==> inputs of v25 <==
## cpu_system
module cpu_system(
    input          clk,
    input          reset,
    output         imem_read,
    output [5:0]   imem_addr,
    input  [127:0] imem_rdata,
    input          imem_busywait,
    output         dmem_read,
    output         dmem_write,
    output [5:0]   dmem_addr,
    output [31:0]  dmem_wdata,
    input  [31:0]  dmem_rdata,
    input          dmem_busywait,
    output         ret_valid,
    output [31:0]  ret_pc,
    output         ret_rf_we,
    output [2:0]   ret_rf_waddr,
    output [7:0]   ret_rf_wdata
);
clock: 6.53 ns
lec_check: 0
cap_margin: 20
cell_pad_in_sites_global_placement: 0
core_margin: 2
core_utilization: 70
cts_cluster_size: 34
gpl_routability_driven: 1
min_routing_layer: met1
place_density: 0.61
setup_slack_margin: 1.57
slew_margin: 20
run.sh (not shown) runs the stock make flow with config.mk's settings and CLKGATE_MAP_FILE=.
==> v29: changes against v25 <==
- CELL_PAD_IN_SITES_GLOBAL_PLACEMENT: 0 -> unset
- CORE_UTILIZATION: 70 -> 66
- CTS_CLUSTER_SIZE: 34 -> 49
- GPL_ROUTABILITY_DRIVEN: 1 -> unset
- MIN_ROUTING_LAYER: met1 -> unset
- PLACE_DENSITY: 0.61 -> unset
- PLACE_DENSITY_LB_ADDON: unset -> 0.0
- SETUP_SLACK_MARGIN: 1.57 -> 1.59
- TNS_END_PERCENT: unset -> 10
==> flow/constraint.sdc (replaced) <==
create_clock -name core_clock -period 5.4 [get_ports {clk}]
set_input_delay 1.0800 -clock core_clock [delete_from_list [all_inputs] [get_ports {clk}]]
set_output_delay 1.0800 -clock core_clock [all_outputs]
set_load 0.01 [all_outputs]
==> qor summary <==
metric	v29	v25
Outcome	finished with violations	stopped before the end
Stage where the flow stopped	-	global routing
Reasons for failing layout checks	setup timing	-
Worst slack at placement	-2.99 ns	-1.96 ns
Overall die width	289 um	281 um
Core utilization before placement	66.6%	70.6%
Die area	83600 um^2	78900 um^2
Maximum level of the CTS H-tree	3	3
Area fraction in mux cells	12.4%	12.4%
Count of buffers added by post-CTS timing repair for setup	127	110
Placed instance count	5309	5212
Chip Height	289 um	281 um
Post-synthesis compound-gate area fraction	7.51%	7.51%
Number of gates given a new drive strength after cts	528	494
Routability congestion estimate from global placement	0.989	1.01
Cell area reported after detailed placement	61500 um^2	62000 um^2
Number of sinks driven by the clock tree	1203	1203
Std-Cell Core Area	80500 um^2	75900 um^2
Synth Area in Adders	1.59%	1.59%
Post-detail-place hpwl	102 mm	111 mm
Fraction of synthesis flops using an asynchronous set or reset pin	0%	0%
Clock buffers created by TritonCTS	114	115
Row Count	104	101
Count of port buffers added during placement	221	221
Sequential-to-total area share from yosys stat	66.1%	66.1%

---

==> 12-13 <==
Starting RTL as in the previous note.
clock: 5.6 ns
lec_check: 0
abc_area: 1
cap_margin: 30
cell_pad_in_sites_detail_placement: 2
core_aspect_ratio: 1.27
core_margin: 2
core_utilization: 68
gpl_routability_driven: 0
gpl_timing_driven: 1
hold_slack_margin: 0.18
min_routing_layer: met2
place_density_lb_addon: 0.16
setup_slack_margin: -0.32
slew_margin: 10
tns_end_percent: 25
==> inputs of 01-15, as changes to 12-13 <==
==> flow/config.mk (replaced) <==
export PLATFORM = sky130hd
export DESIGN_NAME = cpu_system
export DESIGN_NICKNAME = cpu_system
export VERILOG_FILES = /design/flow/design.v
export SDC_FILE = /design/flow/constraint.sdc
export NUM_CORES = 4
export LEC_CHECK = 0
export CAP_MARGIN = 35
export CORE_ASPECT_RATIO = 1.02
export CORE_MARGIN = 2
export CORE_UTILIZATION = 59
export CTS_CLUSTER_SIZE = 98
export GPL_TIMING_DRIVEN = 0
export SLEW_MARGIN = 10
==> flow/constraint.sdc (replaced) <==
create_clock -name core_clock -period 13.7 [get_ports {clk}]
set_input_delay 2.7400 -clock core_clock [delete_from_list [all_inputs] [get_ports {clk}]]
set_output_delay 2.7400 -clock core_clock [all_outputs]
set_load 0.01 [all_outputs]
==> inputs of 08-14, as changes to 12-13 <==
==> flow/config.mk (replaced) <==
export PLATFORM = sky130hd
export DESIGN_NAME = cpu_system
export DESIGN_NICKNAME = cpu_system
export VERILOG_FILES = /design/flow/design.v
export SDC_FILE = /design/flow/constraint.sdc
export NUM_CORES = 4
export LEC_CHECK = 0
export CAP_MARGIN = 20
export CORE_MARGIN = 2
export CORE_UTILIZATION = 70
export CTS_CLUSTER_SIZE = 50
export HOLD_SLACK_MARGIN = 0.29
export PLACE_DENSITY_LB_ADDON = 0.0
export SETUP_SLACK_MARGIN = 1.42
export SLEW_MARGIN = 20
==> flow/constraint.sdc (replaced) <==
create_clock -name core_clock -period 5.4 [get_ports {clk}]
set_input_delay 1.0800 -clock core_clock [delete_from_list [all_inputs] [get_ports {clk}]]
set_output_delay 1.0800 -clock core_clock [all_outputs]
set_load 0.01 [all_outputs]
==> notes <==
12-13 did not get past detailed placement on DPL-0033. 01-15 finished with timing, DRC and antenna clean. 08-14 failed in global routing with GRT-0232.
Against 12-13, the synthesized cell count of 01-15 is smaller by 34%.
Of 12-13 and 01-15, 12-13 has the higher synthesized area (gap 4.5%, measured against 01-15).
Die size: 08-14 < 12-13 < 01-15.
